==> inputs of build 89 <==
==> flow/design.v (excerpt) <==
module ALU_Pipeline(
  input  logic clk, rst,
  input  logic [31:0] A_in, B_in,
  input  logic [31:0] instr_in,
  output logic [31:0] Result_out,
  output logic Zero_out, Carry_out, Overflow_out, Negative_out
);
clock: 3.34 ns
lec_check: 0
abc_area: 0
cap_margin: 20
core_margin: 2
core_utilization: 66
cts_cluster_diameter: 353
cts_cluster_size: 75
gpl_routability_driven: 0
max_routing_layer: met4
min_routing_layer: met1
slew_margin: 30
run.sh (not shown) runs the stock make flow with config.mk's settings and CLKGATE_MAP_FILE=.
==> inputs of trial 59, as changes to build 89 <==
Settings changed: ABC_AREA 0 to unset, CAP_MARGIN 20 to 25, CELL_PAD_IN_SITES_GLOBAL_PLACEMENT set to 0, CORE_UTILIZATION 66 to 34, CTS_CLUSTER_DIAMETER 353 to 287, CTS_CLUSTER_SIZE 75 to unset, GPL_ROUTABILITY_DRIVEN 0 to unset, MAX_ROUTING_LAYER met4 to unset, MIN_ROUTING_LAYER met1 to unset, PLACE_DENSITY_LB_ADDON set to 0.14, SETUP_SLACK_MARGIN set to 0.96, SLEW_MARGIN 30 to 20, TNS_END_PERCENT set to 40.
==> flow/constraint.sdc (replaced) <==
create_clock -name core_clock -period 7.02 [get_ports {clk}]
set_input_delay 1.4040 -clock core_clock [delete_from_list [all_inputs] [get_ports {clk}]]
set_output_delay 1.4040 -clock core_clock [all_outputs]
set_load 0.01 [all_outputs]
==> inputs of build 34, as changes to build 89 <==
Settings changed: ABC_AREA 0 to unset, CORE_MARGIN 2 to 6, CORE_UTILIZATION 66 to 60, CTS_CLUSTER_DIAMETER 353 to 124, PLACE_DENSITY set to 0.36, TNS_END_PERCENT set to 15.
==> flow/constraint.sdc (replaced) <==
create_clock -name core_clock -period 8.49 [get_ports {clk}]
set_input_delay 1.6980 -clock core_clock [delete_from_list [all_inputs] [get_ports {clk}]]
set_output_delay 1.6980 -clock core_clock [all_outputs]
set_load 0.01 [all_outputs]
==> comparison <==
Build 89 never finished: it broke off in 4_1_cts (DPL-0038). Trial 59 ran to the end with no violations. Build 34 ran to the end with no violations.
Die area, highest first: trial 59, build 34, build 89.
Of trial 59 and build 34, trial 59 has the higher sequential power (gap about 20%, measured against build 34).
Between build 34 and trial 59, the lower routed wire length is in build 34 (gap 19%, measured against trial 59).
Against trial 59, the register-to-register slack of build 34 is better by 1.1 ns.

========
==> inputs of job 8863 <==
==> flow/design.v <==
module ALU (
  input  logic [31:0] A, B,
  input  logic [3:0] ALUOp,
  output logic [31:0] Result,
  output logic Zero, Carry, Overflow, Negative
);
  logic [32:0] tmp;
  always_comb begin
    tmp = 33'd0;
    Carry = 0;
    Overflow = 0;
    case (ALUOp)
      4'b0000: begin  
        tmp = A + B;
        Result = tmp[31:0];
        Carry = tmp[32];
        Overflow = (~A[31] & ~B[31] & Result[31]) | (A[31] & B[31] & ~Result[31]);
      end
      4'b0001: begin  
        tmp = A - B;
        Result = tmp[31:0];
        Carry = tmp[32];
        Overflow = (A[31] & ~B[31] & ~Result[31]) | (~A[31] & B[31] & Result[31]);
      end
      4'b0010: Result = A & B;
      4'b0011: Result = A | B;
      4'b0100: Result = A ^ B;
      4'b0101: Result = ~A;
      4'b0110: Result = ~B;
      4'b0111: Result = A << B[4:0];
      4'b1000: Result = A >> B[4:0];
      4'b1001: Result = $signed(A) >>> B[4:0];
      default: Result = 32'd0;
    endcase
    Zero = (Result == 0);
    Negative = Result[31];
  end
endmodule
module ALUControl(
  input  logic [6:0] funct7,
  input  logic [2:0] funct3,
  input  logic [6:0] opcode,
  output logic [3:0] ALUOp
);
  always_comb begin
    case (opcode)
      7'b0110011: begin  
        case ({funct7, funct3})
          10'b0000000_000: ALUOp = 4'b0000;  
          10'b0100000_000: ALUOp = 4'b0001;  
          10'b0000000_111: ALUOp = 4'b0010;  
          10'b0000000_110: ALUOp = 4'b0011;  
          10'b0000000_100: ALUOp = 4'b0100;  
          10'b0000000_001: ALUOp = 4'b0111;  
          10'b0000000_101: ALUOp = 4'b1000;  
          10'b0100000_101: ALUOp = 4'b1001;  
          default: ALUOp = 4'b1111;
        endcase
      end
      default: ALUOp = 4'b1111;
    endcase
  end
endmodule
module InstructionDecoder(
  input  logic [31:0] instruction,
  output logic [6:0]  opcode,
  output logic [4:0]  rd,
  output logic [2:0]  funct3,
  output logic [4:0]  rs1,
  output logic [4:0]  rs2,
  output logic [6:0]  funct7
);
  assign opcode = instruction[6:0];
  assign rd     = instruction[11:7];
  assign funct3 = instruction[14:12];
  assign rs1    = instruction[19:15];
  assign rs2    = instruction[24:20];
  assign funct7 = instruction[31:25];
endmodule
module ALU_Pipeline(
  input  logic clk, rst,
  input  logic [31:0] A_in, B_in,
  input  logic [31:0] instr_in,
  output logic [31:0] Result_out,
  output logic Zero_out, Carry_out, Overflow_out, Negative_out
);
  logic [31:0] A_reg, B_reg;
  logic [3:0]  ALUOp;
  logic [31:0] instr_reg;
  logic [6:0] opcode, funct7;
  logic [4:0] rd, rs1, rs2;
  logic [2:0] funct3;
  logic [31:0] Result_comb;
  logic Zero_comb, Carry_comb, Overflow_comb, Negative_comb;
  always_ff @(posedge clk or posedge rst) begin
    if (rst) begin
      A_reg <= 0;
      B_reg <= 0;
      instr_reg <= 0;
    end else begin
      A_reg <= A_in;
      B_reg <= B_in;
      instr_reg <= instr_in;
    end
  end
  InstructionDecoder decoder (
    .instruction(instr_reg),
    .opcode(opcode),
    .rd(rd),
    .funct3(funct3),
    .rs1(rs1),
    .rs2(rs2),
    .funct7(funct7)
  );
  ALUControl control (
    .opcode(opcode),
    .funct3(funct3),
    .funct7(funct7),
    .ALUOp(ALUOp)
  );
  ALU alu_inst (
    .A(A_reg),
    .B(B_reg),
    .ALUOp(ALUOp),
    .Result(Result_comb),
    .Zero(Zero_comb),
    .Carry(Carry_comb),
    .Overflow(Overflow_comb),
    .Negative(Negative_comb)
  );
  always_ff @(posedge clk or posedge rst) begin
    if (rst) begin
      Result_out <= 0;
      Zero_out <= 0;
      Carry_out <= 0;
      Overflow_out <= 0;
      Negative_out <= 0;
    end else begin
      Result_out <= Result_comb;
      Zero_out <= Zero_comb;
      Carry_out <= Carry_comb;
      Overflow_out <= Overflow_comb;
      Negative_out <= Negative_comb;
    end
  end
endmodule
==> flow/run.sh <==
#!/bin/bash
# the make line also repeats each setting of config.mk as NAME=value (left out here)
make -C /OpenROAD-flow-scripts/flow DESIGN_CONFIG=/design/flow/config.mk WORK_HOME=/design/flow/orfs CLKGATE_MAP_FILE= finish
==> flow/config.mk <==
export PLATFORM = sky130hd
export DESIGN_NAME = ALU_Pipeline
export DESIGN_NICKNAME = ALU_Pipeline
export VERILOG_FILES = /design/flow/design.v
export SDC_FILE = /design/flow/constraint.sdc
export NUM_CORES = 4
export LEC_CHECK = 0
export ABC_AREA = 0
export CAP_MARGIN = 5
export CORE_ASPECT_RATIO = 1.2
export CORE_MARGIN = 2
export CORE_UTILIZATION = 72
export CTS_CLUSTER_DIAMETER = 289
export CTS_CLUSTER_SIZE = 57
export GPL_ROUTABILITY_DRIVEN = 1
export GPL_TIMING_DRIVEN = 0
export HOLD_SLACK_MARGIN = -0.08
export MAX_ROUTING_LAYER = met4
export MIN_ROUTING_LAYER = met2
export PLACE_DENSITY = 0.4
export SETUP_SLACK_MARGIN = 1.4
export SLEW_MARGIN = 30
==> flow/constraint.sdc <==
create_clock -name core_clock -period 9.32 [get_ports {clk}]
set_input_delay 1.8640 -clock core_clock [delete_from_list [all_inputs] [get_ports {clk}]]
set_output_delay 1.8640 -clock core_clock [all_outputs]
set_load 0.01 [all_outputs]
==> job 7644: changes against job 8863 <==
==> flow/config.mk (replaced) <==
export PLATFORM = sky130hd
export DESIGN_NAME = ALU_Pipeline
export DESIGN_NICKNAME = ALU_Pipeline
export VERILOG_FILES = /design/flow/design.v
export SDC_FILE = /design/flow/constraint.sdc
export NUM_CORES = 4
export LEC_CHECK = 0
export ABC_AREA = 1
export CAP_MARGIN = 20
export CELL_PAD_IN_SITES_GLOBAL_PLACEMENT = 0
export CORE_ASPECT_RATIO = 1.19
export CORE_MARGIN = 2
export CORE_UTILIZATION = 50
export CTS_CLUSTER_DIAMETER = 332
export CTS_CLUSTER_SIZE = 90
export GPL_TIMING_DRIVEN = 0
export PLACE_DENSITY = 0.42
export SLEW_MARGIN = 35
export TNS_END_PERCENT = 5
==> flow/constraint.sdc (replaced) <==
create_clock -name core_clock -period 7.0 [get_ports {clk}]
set_input_delay 1.4000 -clock core_clock [delete_from_list [all_inputs] [get_ports {clk}]]
set_output_delay 1.4000 -clock core_clock [all_outputs]
set_load 0.01 [all_outputs]
==> job 2721: changes against job 8863 <==
==> flow/config.mk (replaced) <==
export PLATFORM = sky130hd
export DESIGN_NAME = ALU_Pipeline
export DESIGN_NICKNAME = ALU_Pipeline
export VERILOG_FILES = /design/flow/design.v
export SDC_FILE = /design/flow/constraint.sdc
export NUM_CORES = 4
export LEC_CHECK = 0
export CAP_MARGIN = 20
export CORE_MARGIN = 2
export CORE_UTILIZATION = 57
export CTS_CLUSTER_DIAMETER = 400
export CTS_CLUSTER_SIZE = 98
export SLEW_MARGIN = 20
==> flow/constraint.sdc (replaced) <==
create_clock -name core_clock -period 3.98 [get_ports {clk}]
set_input_delay 0.7960 -clock core_clock [delete_from_list [all_inputs] [get_ports {clk}]]
set_output_delay 0.7960 -clock core_clock [all_outputs]
set_load 0.01 [all_outputs]
==> job 1237: changes against job 8863 <==
==> flow/config.mk (replaced) <==
export PLATFORM = sky130hd
export DESIGN_NAME = ALU_Pipeline
export DESIGN_NICKNAME = ALU_Pipeline
export VERILOG_FILES = /design/flow/design.v
export SDC_FILE = /design/flow/constraint.sdc
export NUM_CORES = 4
export LEC_CHECK = 0
export CAP_MARGIN = 20
export CORE_ASPECT_RATIO = 1.13
export CORE_MARGIN = 2
export CORE_UTILIZATION = 40
export GPL_TIMING_DRIVEN = 0
export HOLD_SLACK_MARGIN = 0.16
export SLEW_MARGIN = 15
==> flow/constraint.sdc (replaced) <==
create_clock -name core_clock -period 7.26 [get_ports {clk}]
set_input_delay 1.4520 -clock core_clock [delete_from_list [all_inputs] [get_ports {clk}]]
set_output_delay 1.4520 -clock core_clock [all_outputs]
set_load 0.01 [all_outputs]
==> qor summary <==
| item | job 2721 | job 7644 | job 8863 | job 1237 |
|---|---|---|---|---|
| Status | failed layout checks | finished clean | did not finish | finished clean |
| Last stage reached | - | - | global routing (5_1_grt) | - |
| Layout check failures | setup timing | - | - | - |
| Met3 wire length | 11880 um | 13420 um | - | 7062 um |
| Final std cells w/o fill | 2477 | 3349 | - | 2216 |
| Top routing layer in use | met5 | met5 | - | met5 |
| Final GP Congestion | 1.207 | 1.215 | 1.731 | 1.084 |
| Slew at the pin with the worst max-slew slack | 1.150 ns | 0.9620 ns | - | 1.264 ns |
| Headroom to the max-slew limit | 22.12% | 35.86% | - | 14.84% |
| Count of fill cells added during filler insertion | 1410 | 3171 | - | 3347 |
| Power density cells | 275.4 nW/um^2 | 147.6 nW/um^2 | - | 158.0 nW/um^2 |
| Reported net switching power | 1.999 mW | 1.180 mW | - | 998.5 uW |
| Number of stages on the worst setup path | 15 | 21 | - | 18 |
| Cell count after synthesis | 1627 | 2800 | 1627 | 1627 |
| Number of gates resized after CTS | 21 | 0 | 0 | 1 |
| WHS Endpoint | Overflow_out | Overflow_out | - | Carry_out |
| Met1 wire length | 22510 um | 28420 um | - | 26270 um |
| Biggest power consumer among the groups | combinational cells | combinational cells | - | combinational cells |
| Proportion of cell area occupied by multi-input gates | 50.53% | 60.17% | - | 60.29% |
| Non-clock buffer contribution to total cell area | 27.00% | 10.11% | - | 11.89% |
| Post-route minimum period | 4.933 ns | 5.392 ns | - | 6.991 ns |
| Setup crit start kind | register | register | - | register |
| Buffers outside the clock class | 634 | 256 | - | 255 |
| Area fraction in full adders, half adders and majority gates | 9.408% | 8.147% | 9.408% | 9.408% |
| Inverters | 99 | 350 | - | 99 |
| Average vias per placed instance | 7.272 | 6.534 | - | 6.804 |
Power is estimated from default activity; no workload was simulated.
